==> flow/design.v (excerpt) <==
module vedic_multiplier_32x32_pipelined(
    input clk,
    input [31:0] a, b,
    output reg [63:0] result_32x32
);
    wire [31:0] q0, q1, q2, q3;
    reg [31:0] q0_reg, q1_reg, q2_reg, q3_reg;
    reg [31:0] w1_reg;
    reg [47:0] w2, w3, w4_reg, w5_reg, w6_reg;
    reg [15:0] lo_d1, lo_d2, lo_d3;
    vedic_multiplier_16x16 v16_0(.a(a[15:0]), .b(b[15:0]), .result_16x16(q0));
    vedic_multiplier_16x16 v16_1(.a(a[15:0]), .b(b[31:16]), .result_16x16(q1));
    vedic_multiplier_16x16 v16_2(.a(a[31:16]), .b(b[15:0]), .result_16x16(q2));
    vedic_multiplier_16x16 v16_3(.a(a[31:16]), .b(b[31:16]), .result_16x16(q3));
    always @(posedge clk) begin
        q0_reg <= q0;
        q1_reg <= q1;
        q2_reg <= q2;
        q3_reg <= q3;
    end
    always @(posedge clk) begin
        w1_reg <= {16'b0, q0_reg[31:16]} + q1_reg;
    end
    always @(posedge clk) begin
        w2 <= {16'b0, q2_reg};
        w3 <= {q3_reg, 16'b0};
        w4_reg <= w2 + w3;
    end
    always @(posedge clk) begin
        w5_reg <= {16'b0, w1_reg};
        w6_reg <= w4_reg + w5_reg;
    end
    always @(posedge clk) begin
        lo_d1 <= q0_reg[15:0];
        lo_d2 <= lo_d1;
        lo_d3 <= lo_d2;
    end
	 always @(posedge clk) begin
	     result_32x32[63:16] <= w6_reg;
        result_32x32[15:0] <= lo_d3;
	 end 
endmodule
For scale: roughly 6,800 cells after synthesis, roughly 130 I/O pins, roughly 0.062 mm² of cells after synthesis.
==> flow/config.mk <==
export PLATFORM = sky130hd
export DESIGN_NAME = vedic_multiplier_32x32_pipelined
export DESIGN_NICKNAME = vedic_multiplier_32x32_pipelined
export VERILOG_FILES = /design/flow/design.v
export SDC_FILE = /design/flow/constraint.sdc
export NUM_CORES = 4
export LEC_CHECK = 0
export CAP_MARGIN = 15
export CELL_PAD_IN_SITES_DETAIL_PLACEMENT = 0
export CORE_MARGIN = 2
export CORE_UTILIZATION = 72
export CTS_CLUSTER_SIZE = 32
export GPL_ROUTABILITY_DRIVEN = 1
export HOLD_SLACK_MARGIN = -0.08
export PLACE_DENSITY = 0.66
export SETUP_SLACK_MARGIN = -0.59
export SLEW_MARGIN = 20
export TNS_END_PERCENT = 5
==> flow/constraint.sdc <==
create_clock -name core_clock -period 6.24 [get_ports {clk}]
set_input_delay 1.2480 -clock core_clock [delete_from_list [all_inputs] [get_ports {clk}]]
set_output_delay 1.2480 -clock core_clock [all_outputs]
set_load 0.01 [all_outputs]
run.sh (not shown) runs the stock make flow with config.mk's settings and CLKGATE_MAP_FILE=.
The first run finished but failed the layout checks on negative setup slack.
Change:
CAP_MARGIN = 20   (was 15)
CELL_PAD_IN_SITES_DETAIL_PLACEMENT = not set   (was 0)
CORE_UTILIZATION = 66   (was 72)
CTS_CLUSTER_SIZE = not set   (was 32)
GPL_ROUTABILITY_DRIVEN = not set   (was 1)
HOLD_SLACK_MARGIN = not set   (was -0.08)
MAX_ROUTING_LAYER = met4   (was not set)
PLACE_DENSITY = not set   (was 0.66)
SETUP_SLACK_MARGIN = not set   (was -0.59)
TNS_END_PERCENT = not set   (was 5)
clock period = 9.63 ns   (was 6.24 ns; I/O delays follow)
The new run ran to the end with violations: negative setup slack.
Non-clock buffer count falls by 131.
Critical path depth rises by 4.
Worst hold slack got worse by 0.039 ns.
Core utilization fell by 7.3 points.
Routed wire length goes down by 8.3%.
Design area climbs by 0.30%.
Change:
CORE_UTILIZATION = 40   (was 66)
MAX_ROUTING_LAYER = not set   (was met4)
clock period = 11.2 ns   (was 9.63 ns; I/O delays follow)
Outcome: Now the flow completed without violations. Non-clock buffer count fell by 284. Wire length fell by about 8%. Critical path depth fell by 2. Worst hold slack improves by 0.040 ns. Global-route usage fell by 15 points. Via count fell by about 7%.
Change:
CORE_UTILIZATION = 57   (was 40)
SETUP_SLACK_MARGIN = 1.63   (was not set)
clock period = 7.95 ns   (was 11.2 ns; I/O delays follow)
Result:
- Now the flow ran to the end with violations: negative setup slack
- wire length rises by 7.6%
- via count rises by 6.3%
- cell area goes up by 9.1%
- hold slack hardly moves
Change:
CAP_MARGIN = 15   (was 20)
CORE_UTILIZATION = 71   (was 57)
SETUP_SLACK_MARGIN = 1.53   (was 1.63)
clock period = 6.24 ns   (was 7.95 ns; I/O delays follow)
Result: With this change the flow finished with antenna violations, negative setup slack left. Setup slack got worse by 1.9 ns. Design area shrinks by 0.41%. Area after synthesis stays the same. Routed wire length came out higher by 27%. Clock-buffer cell count falls by 3. Global-route usage climbs by 11 points. Synthesized cell count does not change. Register-to-register slack is worse by 2.1 ns.
Change:
CAP_MARGIN = 20   (was 15)
CORE_UTILIZATION = 60   (was 71)
SETUP_SLACK_MARGIN = not set   (was 1.53)
clock period = 11.2 ns   (was 6.24 ns; I/O delays follow)
What happened: Now the flow produced a clean layout. Routed wire length decreases by a quarter to a third. Via count decreases by about a fifth. Worst hold slack loses 0.0067 ns. Count of clock-buffer cells in the layout increases by 2. Synthesized area does not change. Global-route usage decreases by 12 points. Die area increases by about a fifth. Clock skew increases by 0.0074 ns.
